==> flow/design.v <==
module tpumac
    #(parameter BITS_AB=8,
    parameter BITS_C=16)
    (
    input clk, rst_n, WrEn, en,
    input signed [BITS_AB-1:0] Ain,
    input signed [BITS_AB-1:0] Bin,
    input signed [BITS_C-1:0] Cin,
    output reg signed [BITS_AB-1:0] Aout,
    output reg signed [BITS_AB-1:0] Bout,
    output reg signed [BITS_C-1:0] Cout
    );
    logic signed [BITS_C-1:0] AxB, CPAB;
    always_ff @(posedge clk, negedge rst_n) begin
        if (!rst_n) begin
            Aout <= 0;
            Bout <= 0;
        end else if (en) begin
            Aout <= Ain;
            Bout <= Bin;
        end
    end
    always_ff @(posedge clk, negedge rst_n) begin
        if (!rst_n) begin
            Cout <= 0;
        end else if (WrEn) begin
            Cout <= Cin;
        end else if (en) begin
            Cout <= CPAB;
        end 
    end
    always_comb begin
        AxB = Ain * Bin;
        CPAB = AxB + Cout;
    end
endmodule
module systolic_array
#(
parameter BITS = 8,
parameter DIM = 32
)
(
input clk,rst_n,en,
input [DIM-1:0][BITS-1:0] A,
input [DIM-1:0][BITS-1:0] B,
output [DIM-1:0][DIM-1:0][BITS*2-1:0] Cout
);
logic [DIM-1:0][DIM-1:0][BITS-1:0] MACAin, MACBin, MACAout, MACBout;
logic [DIM-1:0][DIM-1:0][BITS*2-1:0] MACCout;
assign Cout = MACCout;
genvar gi, gj;
generate
    for (gi = 0 ; gi < DIM ; gi++) begin : row
        for (gj = 0 ; gj < DIM ; gj++) begin : col
            tpumac #(.BITS_AB(BITS), .BITS_C(BITS*2)) iDUT (
                .clk(clk), .rst_n(rst_n), .WrEn(1'b0), .en(en),
                .Ain(MACAin[gi][gj]), .Bin(MACBin[gi][gj]), .Cin({(BITS*2){1'b0}}),
                .Aout(MACAout[gi][gj]), .Bout(MACBout[gi][gj]), .Cout(MACCout[gi][gj])
            );
        end
    end
endgenerate
always_comb begin : ABCManager
    for (int i = 0 ; i < DIM ; i++) begin
        MACAin[i][0] = A[i];
        MACBin[0][i] = B[i];
    end
    for (int i = 0 ; i < DIM ; i++) begin
        for (int j = 1 ; j < DIM ; j++) begin
            MACAin[i][j] = MACAout[i][j-1];
        end
    end
    for (int i = 1 ; i < DIM ; i++) begin
        for (int j = 0 ; j < DIM ; j++) begin
            MACBin[i][j] = MACBout[i-1][j]; 
        end
    end
end
endmodule
module layoutA
#(
    parameter BITS = 8,  
    parameter DIM = 32  
)
(
    input [DIM-1:0][DIM-1:0][BITS-1:0] INA,
    input [$clog2(DIM):0] m, n, 
    output logic [DIM-1:0][DIM*2-2:0][BITS-1:0] OUTA
);
always_comb begin : ConnectionsA
    for (int row = 0 ; row < DIM ; row++) begin
        for (int col = 0 ; col < DIM*2-1 ; col++) begin
            if (col >= DIM*2-1-n-row && col <= DIM*2-2-row && row < m) begin
                OUTA[row][col] = INA[row][DIM*2-2-col-row];
            end else begin
                OUTA[row][col] = 0;
            end
        end
    end
end
endmodule
module layoutB
#(
    parameter BITS = 8,  
    parameter DIM = 32  
)
(
    input [DIM-1:0][DIM-1:0][BITS-1:0] INB,
    input [$clog2(DIM):0] n, p, 
    output logic [DIM*2-2:0][DIM-1:0][BITS-1:0] OUTB
);
always_comb begin : ConnectionsB
    for (int row = 0 ; row < DIM ; row++) begin
        for (int col = 0 ; col < DIM*2-1 ; col++) begin
            if (col >= DIM*2-1-n-row && col <= DIM*2-2-row && row < p) begin
                OUTB[col][row] = INB[DIM*2-2-col-row][row];
            end else begin
                OUTB[col][row] = 0;
            end
        end
    end
end
endmodule
module MATMUL 
#(
    parameter BITS = 8,  
    parameter DIM = 32  
)
(
    input clk, rst_n, en,
    input [$clog2(DIM):0] m, n, p,
    input [DIM-1:0][DIM-1:0][BITS-1:0] matrixDataA,
    input [DIM-1:0][DIM-1:0][BITS-1:0] matrixDataB,
    output logic [DIM-1:0][DIM-1:0][BITS-1:0] dataOut,
    output logic done
);
logic [$clog2(DIM*4):0] count;
logic [DIM-1:0][BITS-1:0] Ain, Bin;
logic [DIM-1:0][DIM-1:0][BITS*2-1:0] Cout;
logic [DIM-1:0][DIM*2-2:0][BITS-1:0] OUTA;
logic [DIM*2-2:0][DIM-1:0][BITS-1:0] OUTB;
layoutA #(.BITS(BITS), .DIM(DIM))
LayoutADUT (.INA(matrixDataA),.m(m),.n(n),.OUTA(OUTA));
layoutB #(.BITS(BITS), .DIM(DIM))
LayoutBDUT (.INB(matrixDataB),.n(n),.p(p),.OUTB(OUTB));
systolic_array #(.BITS(BITS), .DIM(DIM))
SysArrayDUT (.clk(clk), .rst_n(rst_n), .en(en), .A(Ain), .B(Bin), .Cout(Cout));
always @(posedge clk, negedge rst_n) begin
    if (!rst_n) begin
        count <= 0;
    end else if (done) begin
        count <= 0;
    end else if (en == 1) begin
        count <= count + 1;
    end
end
always_comb begin : DataFeeder
    for (int i = 0 ; i < DIM ; i++) begin
        if (count <= DIM*2-2) begin
            Ain[i] = OUTA[i][DIM*2-2-count];
            Bin[i] = OUTB[DIM*2-2-count][i];
        end else begin
            Ain[i] = 0;
            Bin[i] = 0;
        end
    end
    for (int i = 0 ; i < DIM ; i++) begin
        for (int j = 0 ; j < DIM ; j++) begin
            dataOut[i][j] = Cout[i][j] >> BITS;  
        end
    end
end
always_comb begin : howdone
    done = count == m+n+p-2 ? 1 : 0;
end
endmodule
module matmul_top
#(
    parameter BITS = 8,
    parameter DIM = 4
)
(
    input clk, rst_n, en,
    input [$clog2(DIM):0] m, n, p,
    input [DIM*DIM*BITS-1:0] mat_a,
    input [DIM*DIM*BITS-1:0] mat_b,
    output [DIM*DIM*BITS-1:0] mat_c,
    output done
);
MATMUL #(.BITS(BITS), .DIM(DIM)) u_matmul (
    .clk(clk), .rst_n(rst_n), .en(en),
    .m(m), .n(n), .p(p),
    .matrixDataA(mat_a), .matrixDataB(mat_b),
    .dataOut(mat_c), .done(done)
);
endmodule
make LEC_CHECK=0 CAP_MARGIN=20 CORE_ASPECT_RATIO=0.5 CORE_MARGIN=2 CORE_UTILIZATION=72 CTS_CLUSTER_DIAMETER=296 CTS_CLUSTER_SIZE=96 PLACE_DENSITY=0.43 SETUP_SLACK_MARGIN=1.84 SLEW_MARGIN=20 TNS_END_PERCENT=5 finish   # period 6.17 ns
run.sh (not shown) runs the stock make flow with config.mk's settings and CLKGATE_MAP_FILE=.
The starting point never finished: it broke off in 5_1_grt (GRT-0116).
Next try:
- CORE_ASPECT_RATIO: 0.5 -> not set
- CORE_MARGIN: 2 -> 6
- CORE_UTILIZATION: 72 -> 17
- CTS_CLUSTER_DIAMETER: 296 -> not set
- CTS_CLUSTER_SIZE: 96 -> not set
- PLACE_DENSITY: 0.43 -> not set
- SETUP_SLACK_MARGIN: 1.84 -> not set
- TNS_END_PERCENT: 5 -> not set
- clock period: 6.17 -> 11.0 ns (I/O delays scaled with it)
Result: With this change the flow finished clean; die area is higher to 4.3 times its value; area after synthesis does not change; synthesized cell count does not change.
Next try:
- CORE_MARGIN: 6 -> 2
- CORE_UTILIZATION: 17 -> 68
- CTS_CLUSTER_DIAMETER: not set -> 28
- CTS_CLUSTER_SIZE: not set -> 36
- PLACE_DENSITY: not set -> 0.6
- SETUP_SLACK_MARGIN: not set -> 1.16
- clock period: 11.0 -> 8.37 ns (I/O delays scaled with it)
This time the run died in 5_1_grt (GRT-0232).
Synthesized area does not change.
Die area is lower by about 75%.
Synthesized cell count stays the same.
Next try:
- CORE_UTILIZATION: 68 -> 40
- CTS_CLUSTER_DIAMETER: 28 -> not set
- CTS_CLUSTER_SIZE: 36 -> not set
- SETUP_SLACK_MARGIN: 1.16 -> not set
- clock period: 8.37 -> 10.1 ns (I/O delays scaled with it)
The new run ran to the end with no violations.
Area after synthesis does not change.
Die size increases by 69%.
Synthesized cell count is unchanged.

========
// matmul_top: RTL as listed in full above, without the edits since
Settings: LEC_CHECK=0, CAP_MARGIN=5, CORE_ASPECT_RATIO=1.22, CORE_MARGIN=2, CORE_UTILIZATION=40, GPL_ROUTABILITY_DRIVEN=0, HOLD_SLACK_MARGIN=0.29, PLACE_DENSITY_LB_ADDON=0.08, SLEW_MARGIN=20; clock period 14.3 ns.
The baseline finished clean.
Then changed:
- CAP_MARGIN: 5 -> 20
- CORE_ASPECT_RATIO: 1.22 -> unset
- CORE_UTILIZATION: 40 -> 67
- CTS_CLUSTER_SIZE: unset -> 36
- GPL_ROUTABILITY_DRIVEN: 0 -> unset
- HOLD_SLACK_MARGIN: 0.29 -> unset
- MAX_ROUTING_LAYER: unset -> met4
- PLACE_DENSITY_LB_ADDON: 0.08 -> unset
- clock period: 14.3 -> 7.33 ns (I/O delays scaled with it)
=> The new run aborted during global routing; synthesized area stays the same; die area goes down by 40%; synthesized cell count stays the same.
Then changed:
- CORE_UTILIZATION: 67 -> 70
- The new run never finished: it broke off in global routing (GRT-0116)
- synthesized cell count stays the same
- area after synthesis is unchanged
- die size drops by 4.2%

========
// matmul_top: RTL as listed in full above, without the edits since
clock: 6.84 ns
lec_check: 0
cap_margin: 20
core_margin: 2
core_utilization: 65
place_density: 0.6
setup_slack_margin: -0.55
slew_margin: 20
The baseline ran to the end with violations: negative setup slack.
Next try:
CORE_UTILIZATION = 64   (was 65)
CTS_CLUSTER_SIZE = 36   (was not set)
MAX_ROUTING_LAYER = met4   (was not set)
PLACE_DENSITY = not set   (was 0.6)
SETUP_SLACK_MARGIN = not set   (was -0.55)
clock period = 7.33 ns   (was 6.84 ns; I/O delays follow)
The new run did not get past global routing (GRT-0116).
Die size grows by 1.5%.
Synthesized cell count is unchanged.
Area after synthesis stays the same.
Next try:
CORE_UTILIZATION = 22   (was 64)
CTS_CLUSTER_SIZE = not set   (was 36)
MAX_ROUTING_LAYER = not set   (was met4)
PLACE_DENSITY = 0.6   (was not set)
clock period = 10.1 ns   (was 7.33 ns; I/O delays follow)
Effect: The new run completed with no timing, DRC or antenna violations. Die area went up to 2.9 times its value. Area after synthesis stays the same. Synthesized cell count does not change.
Next try:
CORE_UTILIZATION = 68   (was 22)
CTS_CLUSTER_SIZE = 36   (was not set)
PLACE_DENSITY = not set   (was 0.6)
clock period = 7.12 ns   (was 10.1 ns; I/O delays follow)
What happened:
- With this change the flow failed in global routing (GRT-0232)
- die size went down by about 70%
- area after synthesis is unchanged
- synthesized cell count stays the same
Next try:
CORE_UTILIZATION = 72   (was 68)
CTS_CLUSTER_SIZE = not set   (was 36)
PLACE_DENSITY = 0.8   (was not set)
TNS_END_PERCENT = 5   (was not set)
clock period = 8.86 ns   (was 7.12 ns; I/O delays follow)
After rerunning:
- The new run ended with an error in global routing, error GRT-0116
- die size decreases by 5.5%
- area after synthesis does not change
- synthesized cell count does not change
Next try:
CORE_UTILIZATION = 63   (was 72)
PLACE_DENSITY = 0.6   (was 0.8)
SETUP_SLACK_MARGIN = 1.16   (was not set)
TNS_END_PERCENT = not set   (was 5)
clock period = 8.37 ns   (was 8.86 ns; I/O delays follow)
Effect:
- The new run completed without violations
- area after synthesis does not change
- synthesized cell count is unchanged
- die area climbs by about a fifth
